## try-xenon
Design labyrinth_car, start of the top module:
module labyrinth_car
(
	input  		 clk	,
	input  		 rst	,	 
	input  		 echoR,
	input  		 echoL,
	input  		 echoM,
	output 		 trigR,	 
	output 		 trigL,
	output 		 trigM,
	output 		 Tx	,
	output [3:0] motors_PWM,
	output 		 led,
	output 		 buzzer
);
wire [ 7:0] dataTransmit;
wire 			TxEnable 	;
wire [11:0] distanceR	;
wire [11:0] distanceL	;
wire [11:0] distanceM	;
wire 			endR 			;
wire 			endL			;
wire 			endM			;
wire [27:0]	duty			;
UART_Tx UART_Transmitter(
	.i_Clock(clk)        	,
	.i_Reset(rst)        	,
	.i_TX_DV(TxEnable)     	,
	.i_TX_Byte(dataTransmit),
	.o_TX_Serial(Tx) 		,
	.o_TX_Done()
);
algoritamKretanja AK
(
	.clk(clk)		,
	.rst(rst)		,
	.USR(distanceR),
	.USL(distanceL),
	.USM(distanceM),
	.endR(endR)		,
	.endL(endL)		,
	.endM(endM)		,
	.TxEnable(TxEnable)	,
	.TxData(dataTransmit),
	.duty(duty),
	.led(led),
	.buzzer(buzzer)
);
hcsr04 UltrasonicR
(
	.clk(clk)		,
	.rst(rst)		,
	.echoPin(echoR),
	.trigPin(trigR),
	.o_distance(distanceR),
	.M_end(endR)
);
hcsr04 UltrasonicL
(
	.clk(clk)		,
	.rst(rst)		,
	.echoPin(echoL),
	.trigPin(trigL),
	.o_distance(distanceL),
	.M_end(endL)
);
hcsr04 UltrasonicM
(
	.clk(clk)		,
	.rst(rst)		,
	.echoPin(echoM),
	.trigPin(trigM),
	.o_distance(distanceM),
	.M_end(endM)
);
PWM_generator PWM
(
	.clk(clk)	,
	.rst(rst)	,
	.duty(duty)	,
	.IN(motors_PWM)
);
endmodule
Settings: LEC_CHECK=0, CAP_MARGIN=25, CELL_PAD_IN_SITES_DETAIL_PLACEMENT=1, CORE_MARGIN=7, CORE_UTILIZATION=40, GPL_ROUTABILITY_DRIVEN=0, GPL_TIMING_DRIVEN=0, PLACE_DENSITY_LB_ADDON=0.25, SLEW_MARGIN=20; clock period 10.0 ns.
run.sh (not shown) runs the stock make flow with config.mk's settings and CLKGATE_MAP_FILE=.
try-xenon: full flow OK, the timing, design-rule and antenna checks passed
Inputs modified between try-xenon and try-indigo:
Settings: removing CELL_PAD_IN_SITES_DETAIL_PLACEMENT (formerly 1); removing GPL_TIMING_DRIVEN (formerly 0); changing CORE_UTILIZATION from 40 to 72; removing PLACE_DENSITY_LB_ADDON (formerly 0.25); removing GPL_ROUTABILITY_DRIVEN (formerly 0); changing CORE_MARGIN from 7 to 2; changing CAP_MARGIN from 25 to 20; changing the clock period (ns, I/O delays scaled along) from 10.0 to 5.16.
## What came out
- Having completed the whole flow, try-indigo delivered a layout that passed the timing, design-rule and antenna checks.
- try-xenon -> try-indigo: tally of unique sky130hd cells used after synthesis delta 0, exact match
- [try-indigo] slew at the pin with the worst max-slew slack fell 0.17 ns relative to try-xenon
- try-indigo — proportion of power drawn by the clock network 1.4 points higher, try-xenon as reference
- Summary of the comparison: total CTS buffers is lower in try-indigo, relative to try-xenon.
- Overall power (try-indigo over try-xenon): increase, 97%
- The number of antenna cells inserted of try-indigo falls short of that of try-xenon by 1.
Changes in try-willow relative to try-indigo:
Settings: SETUP_SLACK_MARGIN newly set to 0.64; the clock period (ns, I/O delays scaled along) changed from 5.16 to 4.46.
Findings:
try-willow: flow complete, layout not clean; failing: negative setup slack. try-willow vs try-indigo, growth of design area from synthesis to finish went up by 2.6 points. Total power of try-willow is higher than that of try-indigo. Post-layout instance area ended up 530 µm² higher on try-willow than on try-indigo. Diff try-indigo -> try-willow | sequential share of cell area | decrease of 0.59 points. Delta(weighted congestion at the end of routability-driven global placement, try-willow - try-indigo) > 0. Core util | try-willow vs try-indigo | try-willow higher. Compared with try-indigo, post-route met1 wirelength in try-willow increased slightly.
diff inputs: try-willow => try-delta
Settings: SETUP_SLACK_MARGIN: 0.64 -> unset; ABC_AREA: unset -> 1; GPL_ROUTABILITY_DRIVEN: unset -> 0; CTS_CLUSTER_DIAMETER: unset -> 143; the clock period (ns, I/O delays scaled along): 4.46 -> 3.79.
--- outcome ---
Status try-delta: flow complete, layout not clean - negative setup slack. Sequential power in try-delta is about 18% above try-willow. Sort try-delta and try-willow by final design instance area without fill desc -> top: try-delta. Compared with try-willow, try-delta shows count of clock-buffer cells in the layout lower by 1. On try-delta: met1 track demand over resource in global routing is 1.0 points higher than what try-willow gave. Against try-willow, try-delta comes in 5.3% higher on routed wire length. Post-route worst setup slack: higher on try-willow. Taking try-willow as the reference point, the largest net degree at the start of global routing of try-delta rises by 11. In try-delta relative to try-willow, routed metal-1 wirelength had gone up slightly.
Input-level comparison between try-quartz and try-delta:
Settings: clearing CTS_CLUSTER_DIAMETER, which used to be 143; clearing ABC_AREA, which used to be 1; clearing GPL_ROUTABILITY_DRIVEN, which used to be 0; swapping 72 for 70 in CORE_UTILIZATION; swapping 3.79 for 5.16 in the clock period (ns, I/O delays scaled along).
try-quartz closes out successfully: all stages finished, all timing, DRC and antenna checks passed.
In try-quartz relative to try-delta, synthesized area had gone down slightly.
Compared to try-delta, the routing of try-quartz uses less wire.
Reported for try-delta and try-quartz, initial antenna violation count turned out identical to the last digit.
Here is what was changed in the inputs of try-zinc compared with try-quartz.
Settings: swapping 70 for 72 in CORE_UTILIZATION; swapping 5.16 for 8.07 in the clock period (ns, I/O delays scaled along).
### Flow results
Changes observed in try-zinc relative to try-quartz: fraction of standard cell area that is sequential now sits higher, smallest setup slack after layout now sits higher, overall power now sits lower, maximum number of pins on one net before global-route repair now sits higher.

---

Starting RTL as in the previous note.
## labyrinth_car
module labyrinth_car
(
	input  		 clk	,
	input  		 rst	,	 
	input  		 echoR,
	input  		 echoL,
	input  		 echoM,
	output 		 trigR,	 
	output 		 trigL,
	output 		 trigM,
	output 		 Tx	,
	output [3:0] motors_PWM,
	output 		 led,
	output 		 buzzer
);
wire [ 7:0] dataTransmit;
wire 			TxEnable 	;
wire [11:0] distanceR	;
wire [11:0] distanceL	;
wire [11:0] distanceM	;
wire 			endR 			;
wire 			endL			;
wire 			endM			;
wire [27:0]	duty			;
UART_Tx UART_Transmitter(
	.i_Clock(clk)        	,
	.i_Reset(rst)        	,
	.i_TX_DV(TxEnable)     	,
	.i_TX_Byte(dataTransmit),
	.o_TX_Serial(Tx) 		,
	.o_TX_Done()
);
algoritamKretanja AK
(
	.clk(clk)		,
	.rst(rst)		,
	.USR(distanceR),
	.USL(distanceL),
	.USM(distanceM),
	.endR(endR)		,
	.endL(endL)		,
	.endM(endM)		,
	.TxEnable(TxEnable)	,
	.TxData(dataTransmit),
	.duty(duty),
	.led(led),
	.buzzer(buzzer)
);
hcsr04 UltrasonicR
(
	.clk(clk)		,
	.rst(rst)		,
	.echoPin(echoR),
	.trigPin(trigR),
	.o_distance(distanceR),
	.M_end(endR)
);
hcsr04 UltrasonicL
(
	.clk(clk)		,
	.rst(rst)		,
	.echoPin(echoL),
	.trigPin(trigL),
	.o_distance(distanceL),
	.M_end(endL)
);
hcsr04 UltrasonicM
(
	.clk(clk)		,
	.rst(rst)		,
	.echoPin(echoM),
	.trigPin(trigM),
	.o_distance(distanceM),
	.M_end(endM)
);
PWM_generator PWM
(
	.clk(clk)	,
	.rst(rst)	,
	.duty(duty)	,
	.IN(motors_PWM)
);
endmodule
export LEC_CHECK = 0
export ABC_AREA = 1
export CAP_MARGIN = 35
export CELL_PAD_IN_SITES_DETAIL_PLACEMENT = 2
export CELL_PAD_IN_SITES_GLOBAL_PLACEMENT = 2
export CORE_ASPECT_RATIO = 0.6
export CORE_MARGIN = 7
export CORE_UTILIZATION = 50
export GPL_ROUTABILITY_DRIVEN = 1
export GPL_TIMING_DRIVEN = 1
export PLACE_DENSITY_LB_ADDON = 0.25
export SLEW_MARGIN = 40
create_clock -name core_clock -period 10.0 [get_ports {clk}]
The starting point died in global placement without I/O, error FLW-0024.
Rerun with:
==> flow/config.mk (replaced) <==
export PLATFORM = sky130hd
export DESIGN_NAME = labyrinth_car
export DESIGN_NICKNAME = labyrinth_car
export VERILOG_FILES = /design/flow/design.v
export SDC_FILE = /design/flow/constraint.sdc
export NUM_CORES = 4
export LEC_CHECK = 0
export ABC_AREA = 1
export CAP_MARGIN = 10
export CORE_ASPECT_RATIO = 0.79
export CORE_MARGIN = 10
export CORE_UTILIZATION = 49
export CTS_CLUSTER_DIAMETER = 282
export GPL_ROUTABILITY_DRIVEN = 1
export GPL_TIMING_DRIVEN = 1
export MAX_ROUTING_LAYER = met5
export SLEW_MARGIN = 20
Result: The new run completed without violations. Synthesized area does not change. Die size came out higher by 7.3%. Synthesized cell count does not change.

---

## job 5292
labyrinth_car again, from the RTL that the note above started with.
clock: 3.79 ns
lec_check: 0
abc_area: 1
cap_margin: 20
core_aspect_ratio: 0.83
core_margin: 2
core_utilization: 72
cts_cluster_diameter: 143
gpl_routability_driven: 0
place_density_lb_addon: 0.28
setup_slack_margin: 0.7
slew_margin: 20
Completing all stages was not enough for job 5292: its layout failed the final checks because of negative setup slack.
diff inputs: job 5292 => job 3397
Settings: changing CAP_MARGIN from 20 to 0; changing SETUP_SLACK_MARGIN from 0.7 to 0.55; removing PLACE_DENSITY_LB_ADDON (formerly 0.28); setting PLACE_DENSITY to 0.37 for the first time; changing CORE_ASPECT_RATIO from 0.83 to 0.85; changing the clock period (ns, I/O delays scaled along) from 3.79 to 4.61.
==> comparison <==
The flow did not stop early for job 3397: all stages ran, and the layout cleared the timing, design-rule and antenna checks.
Against job 5292, the final cell area of job 3397 is lower.
Against job 5292, job 3397 comes in 5 higher on number of stages on the worst setup path.
Per the comparison of job 3397 with job 5292, maximum fanout along the worst path climbed 2, wire length fell by about 7%, layout overhead on the synthesized area went down 2.4 points, die area held steady.
#### Input delta (job 6430 over job 3397)
Settings: CAP_MARGIN now 20, was 0; CTS_CLUSTER_SIZE now 10, previously not set; GPL_ROUTABILITY_DRIVEN no longer set, was 0; SETUP_SLACK_MARGIN no longer set, was 0.55; CORE_ASPECT_RATIO no longer set, was 0.85; CTS_CLUSTER_DIAMETER no longer set, was 143; PLACE_DENSITY now 0.36, was 0.37; the clock period (ns, I/O delays scaled along) now 3.25, was 4.61.
Notes after the runs:
Of job 6430 and job 3397, job 3397 shows the lower layout buffer count excluding clock buffers, with job 6430 above it. Fraction of power spent switching nets: job 6430 and job 3397 compared, lower one is job 6430. Share of cell area taken by multi-input logic gates is higher on job 3397. Diff job 3397..job 6430 | final critical path time including I/O delays and setup | negligible. Taking job 3397 as 1.0, job 6430 lands at 1.3 on first-iteration detailed-routing DRC count. For the number of standard cells in the final layout excluding fillers, job 6430 came in 100 higher than job 3397 did. Compared with job 3397, job 6430 ends up with more cell area. Measured against each other, job 6430 and job 3397 differ in detailed-route via count, the higher figure coming from job 6430. Final checks on job 6430, whose flow otherwise completed, came back failing, citing negative setup slack. A worst setup path endpoint of PWM.IN[1]$_SDFF_PP0_ is what job 6430 shows, while PWM.IN[3]$_SDFF_PP0_ belongs to job 3397. Min data required time at the worst endpoint across job 6430 and job 3397: job 6430. Re overall routing resource usage: job 6430 and job 3397 aren't equal, and the lower value belongs to job 3397. Looking at final count of negative-setup-slack endpoints, job 6430 sits 4 above job 3397.
Edits applied to the flow inputs when going from job 6430 to job 8470:
Settings: CTS_CLUSTER_SIZE no longer set, was 10; PLACE_DENSITY no longer set, was 0.36; CORE_UTILIZATION now 40, was 72; ABC_AREA no longer set, was 1; the clock period (ns, I/O delays scaled along) now 10.0, was 3.25.
### Flow results
Job 8470 went all the way through the flow, and no timing, DRC or antenna check failed. Delta(final cycle utilization of the critical path, job 8470 - job 6430) < 0. Compared to job 6430, job 8470 has sequential share of power 3.1 points lower. Compared with job 6430, job 8470 is the less power-hungry design.
Here is what was changed in the inputs of job 9215 compared with job 8470.
Settings: ABC_AREA: unset -> 1; PLACE_DENSITY_LB_ADDON: unset -> 0.25; GPL_ROUTABILITY_DRIVEN: unset -> 0; CELL_PAD_IN_SITES_GLOBAL_PLACEMENT: unset -> 2; GPL_TIMING_DRIVEN: unset -> 0; CORE_ASPECT_RATIO: unset -> 0.87; CORE_MARGIN: 2 -> 7; CAP_MARGIN: 20 -> 25; CELL_PAD_IN_SITES_DETAIL_PLACEMENT: unset -> 1.
Results
A highest metal layer used by the detailed router of met5 is what job 9215 shows, while met4 belongs to job 8470.
Of job 9215 and job 8470, the higher count of standard-cell rows belongs to job 8470.
Higher post-synthesis net count was reported by job 9215, not job 8470.
For job 9215, the end point of the critical path was PWM.IN[1]$_SDFF_PP0_, unlike job 8470, where it was PWM.IN[0]$_SDFF_PP0_.
Job 9215 vs. job 8470: combinational power share rose by 1.0 points; overall power consumption saw an increase.
Setup slack (higher): job 9215
Between job 8470 and job 9215, critical path depth in cells increased.
Relative to job 8470, worst slack at placement increased by 0.042 ns in job 9215.
Power figures rest on the tool's default switching activity, not on a simulated workload.
